Setup of lane 1:
==> flow/design.v (excerpt) <==
module calc(
    input clk,  
    input rst_n,  
    input [7:0] num,
    input [2:0] op,
    input start,
    output reg [15:0] result,
    output reg [15:0] display_val,  
    output [2:0] led_op,  
    output reg stop
);
Settings: LEC_CHECK=0, CAP_MARGIN=0, CELL_PAD_IN_SITES_DETAIL_PLACEMENT=1, CELL_PAD_IN_SITES_GLOBAL_PLACEMENT=1, CORE_ASPECT_RATIO=1.47, CORE_MARGIN=9, CORE_UTILIZATION=40, MAX_ROUTING_LAYER=met5, MIN_ROUTING_LAYER=met2, PLACE_DENSITY=0.6, SLEW_MARGIN=20, TNS_END_PERCENT=15; clock period 70.1 ns.
run.sh (not shown) runs the stock make flow with config.mk's settings and CLKGATE_MAP_FILE=.
Input changes introduced in lane 2 (baseline for comparison: lane 1):
- removing MAX_ROUTING_LAYER (formerly met5)
- removing CELL_PAD_IN_SITES_DETAIL_PLACEMENT (formerly 1)
- changing CORE_MARGIN from 9 to 2
- removing PLACE_DENSITY (formerly 0.6)
- removing MIN_ROUTING_LAYER (formerly met2)
- removing CORE_ASPECT_RATIO (formerly 1.47)
- removing TNS_END_PERCENT (formerly 15)
- changing CAP_MARGIN from 0 to 20
- changing CORE_UTILIZATION from 40 to 59
- removing CELL_PAD_IN_SITES_GLOBAL_PLACEMENT (formerly 1)
- changing the clock period (ns, I/O delays scaled along) from 70.1 to 29.2
[summary]
Lane 2 did not run to completion, as it errored out during 5_1_grt. Comparing post-CTS resize count for lane 2 and lane 1, the smaller number came from lane 1. Netlist area before placement: lane 2 vs lane 1 — no meaningful difference. Relative to lane 1, initial core utilization has increased by 19 points in lane 2. Buffer count from post-CTS setup fixing | lane 2 above lane 1.
Relative to lane 2, the following input files were edited for lane 3:
- swapping 59 for 40 in CORE_UTILIZATION
- putting PLACE_DENSITY at 0.6 where nothing was set
- swapping 29.2 for 55.0 in the clock period (ns, I/O delays scaled along)
Lane 3 went all the way through synthesis, placement and routing and the layout is clean on timing, DRC and antenna. Lane 3 and lane 2 ended up with nearly the same synthesized cell count. Going from lane 2 to lane 3, width of the chip grows by about 20%. On placed cell area: lane 3 sits below lane 2. | placed wire-length estimate | lower: lane 3 |.
Edits applied to the flow inputs when going from lane 3 to lane 4:
- setting ABC_AREA to 1 for the first time
- setting CTS_CLUSTER_DIAMETER to 272 for the first time
- setting TNS_END_PERCENT to 5 for the first time
- setting CTS_CLUSTER_SIZE to 100 for the first time
- removing PLACE_DENSITY (formerly 0.6)
- changing SLEW_MARGIN from 20 to 0
- changing CORE_UTILIZATION from 40 to 62
Findings:
Taking lane 3 as the reference point, the final area of lane 4 falls by 6.5%.
In the tables for lane 3 and lane 4, critical path data required time reads lower with lane 4.
Lane 4 vs lane 3: final wirelength down by a little under 10%
Setup slack in lane 4 is larger than in lane 3.
In lane 4, the net count entering floorplan came out 917 above the value in lane 3.
Sort lane 3 and lane 4 by buffers inserted during post-CTS setup optimization asc -> top: lane 4
Reported for lane 3 and lane 4, count of clock buffers in the final design turned out identical to the last digit.
Relative to lane 4, the following input files were edited for lane 5:
- CTS_CLUSTER_DIAMETER changed from 272 to 199
- CORE_ASPECT_RATIO newly set to 0.5
- CORE_UTILIZATION changed from 62 to 47
- ABC_AREA changed from 1 to 0
The final layout from lane 5, which completed every stage, passed the timing, DRC and antenna checks at the end of the flow.
Final routed wire length divided by cell count was lower in lane 4 than in lane 5.
The number of placed instances, taps included of lane 5 falls short of that of lane 4 by 9.1%.
| worst hold slack after final layout | lane 4 vs lane 5 | ≈ equal |
From lane 4 to lane 5, flop count did not move at all.
Fmax on lane 5 is behind lane 4.


Starting RTL as in the previous note.
// calc
module calc(
    input clk,  
    input rst_n,  
    input [7:0] num,
    input [2:0] op,
    input start,
    output reg [15:0] result,
    output reg [15:0] display_val,  
    output [2:0] led_op,  
    output reg stop
);
reg [15:0] local_result;
reg local_stop;
localparam ADD = 3'd6;
localparam SUB = 3'd5;
localparam MUL = 3'd4;
localparam DIV = 3'd1;
localparam ENT = 3'd2;
localparam CLR = 3'd3;
reg [15:0] a, b;
reg [2:0] local_op;
assign led_op = local_op;  
wire [15:0] res_add, res_sub, res_mul, res_div;
i16_add u_add(.a(a), .b(b), .valid_in(1'b1), .sum(res_add), .carry_out(), .ready_out());
i16_sub u_sub(.a(a), .b(b), .valid_in(1'b1), .diff(res_sub), .borrow_out(), .ready_out());
i16_mul u_mul(.a(a), .b(b), .valid_in(1'b1), .prod(res_mul), .ready_out());
i16_div u_div(.a(a), .b(b), .valid_in(1'b1), .quot(res_div), .ready_out());
localparam S_INPUT_A = 2'b00;
localparam S_INPUT_B = 2'b01;
reg [2:0] state;
always @(posedge clk) begin
	if (~rst_n) begin
    	local_stop <= 0;
        a <= 0;
        b <= 0;
        local_result <= 0;
        display_val <= 0;
        local_op <= 0;
        state <= S_INPUT_A;
    end else begin
        if (~start&local_stop) begin
        local_stop <= 0;
        end else if (start&~local_stop) begin
            case (state)
            S_INPUT_A: begin
                if (op == CLR) begin
                    a <= 0; b <= 0; display_val <= 0; local_result <= 0; local_op <= 0;
                end else if (op == ADD || op == SUB || op == MUL || op == DIV) begin
                    local_op <= op;
                    b <= 0;
                    state <= S_INPUT_B;
                end else if (op == 0) begin
                    a <= a * 16'd10 + {8'd0, num};
                    display_val <= a * 16'd10 + {8'd0, num};
                end
            end
            S_INPUT_B: begin
                if (op == CLR) begin
                    a <= 0; b <= 0; display_val <= 0; local_result <= 0; local_op <= 0;
                    state <= S_INPUT_A;
  ...
make LEC_CHECK=0 ABC_AREA=1 CAP_MARGIN=15 CORE_MARGIN=2 CORE_UTILIZATION=70 CTS_CLUSTER_DIAMETER=214 CTS_CLUSTER_SIZE=60 HOLD_SLACK_MARGIN=-0.09 MAX_ROUTING_LAYER=met4 PLACE_DENSITY=0.6 SETUP_SLACK_MARGIN=-1.07 SLEW_MARGIN=20 finish   # period 34.8 ns
The baseline ended with an error in clock tree synthesis (4_1_cts).
==> next run, changes <==
==> flow/config.mk (replaced) <==
export PLATFORM = sky130hd
export DESIGN_NAME = calc
export DESIGN_NICKNAME = calc
export VERILOG_FILES = /design/flow/design.v
export SDC_FILE = /design/flow/constraint.sdc
export NUM_CORES = 4
export LEC_CHECK = 0
export CAP_MARGIN = 20
export CORE_MARGIN = 2
export CORE_UTILIZATION = 40
export PLACE_DENSITY = 0.6
export SLEW_MARGIN = 20
==> flow/constraint.sdc (replaced) <==
create_clock -name core_clock -period 52.6 [get_ports {clk}]
set_input_delay 10.5200 -clock core_clock [delete_from_list [all_inputs] [get_ports {clk}]]
set_output_delay 10.5200 -clock core_clock [all_outputs]
set_load 0.01 [all_outputs]
Outcome: The new run finished with timing, DRC and antenna clean; die size is higher by 68%; area after synthesis is lower by 3.4%; synthesized cell count is lower by 17%.
==> next run, changes <==
--- a/flow/config.mk
+++ b/flow/config.mk
@@ -10 +10 @@
-export CORE_UTILIZATION = 40
+export CORE_UTILIZATION = 20
==> flow/constraint.sdc (replaced) <==
create_clock -name core_clock -period 56.7 [get_ports {clk}]
set_input_delay 11.3400 -clock core_clock [delete_from_list [all_inputs] [get_ports {clk}]]
set_output_delay 11.3400 -clock core_clock [all_outputs]
set_load 0.01 [all_outputs]
Outcome:
- cell count grows by 16%
- final area shrinks by 1.4%
- core utilization shrinks by 24 points
- hold slack hardly moves
==> next run, changes <==
--- a/flow/config.mk
+++ b/flow/config.mk
@@ -8,0 +9 @@
+export CELL_PAD_IN_SITES_DETAIL_PLACEMENT = 1
@@ -10 +11,2 @@
-export CORE_UTILIZATION = 20
+export CORE_UTILIZATION = 40
+export MIN_ROUTING_LAYER = met2
==> flow/constraint.sdc (replaced) <==
create_clock -name core_clock -period 32.5 [get_ports {clk}]
set_input_delay 6.5000 -clock core_clock [delete_from_list [all_inputs] [get_ports {clk}]]
set_output_delay 6.5000 -clock core_clock [all_outputs]
set_load 0.01 [all_outputs]
What happened: Now the flow aborted during global routing (5_1_grt). Die size decreases by 50%. Synthesized cell count stays the same. Synthesized area does not change.


calc again, from the RTL that the note above started with.
==> flow/config.mk <==
export PLATFORM = sky130hd
export DESIGN_NAME = calc
export DESIGN_NICKNAME = calc
export VERILOG_FILES = /design/flow/design.v
export SDC_FILE = /design/flow/constraint.sdc
export NUM_CORES = 4
export LEC_CHECK = 0
export ABC_AREA = 1
export CAP_MARGIN = 20
export CELL_PAD_IN_SITES_DETAIL_PLACEMENT = 1
export CELL_PAD_IN_SITES_GLOBAL_PLACEMENT = 1
export CORE_MARGIN = 2
export CORE_UTILIZATION = 23
export CTS_CLUSTER_DIAMETER = 84
export GPL_ROUTABILITY_DRIVEN = 0
export HOLD_SLACK_MARGIN = 0.03
export MIN_ROUTING_LAYER = met2
export PLACE_DENSITY = 0.38
export SETUP_SLACK_MARGIN = 0.16
export SLEW_MARGIN = 20
==> flow/constraint.sdc <==
create_clock -name core_clock -period 55.0 [get_ports {clk}]
set_input_delay 11.0000 -clock core_clock [delete_from_list [all_inputs] [get_ports {clk}]]
set_output_delay 11.0000 -clock core_clock [all_outputs]
set_load 0.01 [all_outputs]
Edit:
ABC_AREA = not set   (was 1)
CAP_MARGIN = 40   (was 20)
CELL_PAD_IN_SITES_DETAIL_PLACEMENT = not set   (was 1)
CELL_PAD_IN_SITES_GLOBAL_PLACEMENT = not set   (was 1)
CORE_UTILIZATION = 40   (was 23)
CTS_CLUSTER_DIAMETER = not set   (was 84)
GPL_ROUTABILITY_DRIVEN = not set   (was 0)
HOLD_SLACK_MARGIN = 0.14   (was 0.03)
MIN_ROUTING_LAYER = not set   (was met2)
PLACE_DENSITY = not set   (was 0.38)
SETUP_SLACK_MARGIN = not set   (was 0.16)
Result: The new run completed with no timing, DRC or antenna violations; wire length shrinks by 29%; global-route usage decreases by 5.3 points; synthesized cell count came out lower by about 17%; die size falls by about 44%; synthesized area shrinks by about 3.4%; first-iteration DRC count goes down by about 45%; final area came out higher by 1.3%.
Edit:
ABC_AREA = 1   (was not set)
CAP_MARGIN = 20   (was 40)
CTS_CLUSTER_DIAMETER = 386   (was not set)
CTS_CLUSTER_SIZE = 29   (was not set)
HOLD_SLACK_MARGIN = not set   (was 0.14)
SLEW_MARGIN = 0   (was 20)
Result:
- final area goes down by 5.0%
- final cell count goes up by 12%
- die area goes up by 3.4%
Edit:
ABC_AREA = not set   (was 1)
CORE_ASPECT_RATIO = 1.78   (was not set)
CORE_UTILIZATION = 61   (was 40)
CTS_CLUSTER_DIAMETER = not set   (was 386)
CTS_CLUSTER_SIZE = not set   (was 29)
PLACE_DENSITY = 0.6   (was not set)
SETUP_SLACK_MARGIN = -2.0   (was not set)
SLEW_MARGIN = 20   (was 0)
The changed run produced a clean layout.
Area after synthesis came out lower by a few percent.
Critical path depth is unchanged.
Non-clock buffer count came out higher by 168.
Final area goes up slightly.
Worst setup slack degrades by 4.2 ns.
Worst hold slack degrades by 0.0033 ns.
Synthesized cell count is lower by about a fifth.
Utilization grows by 25 points.
Global-route usage rose by 22 points.
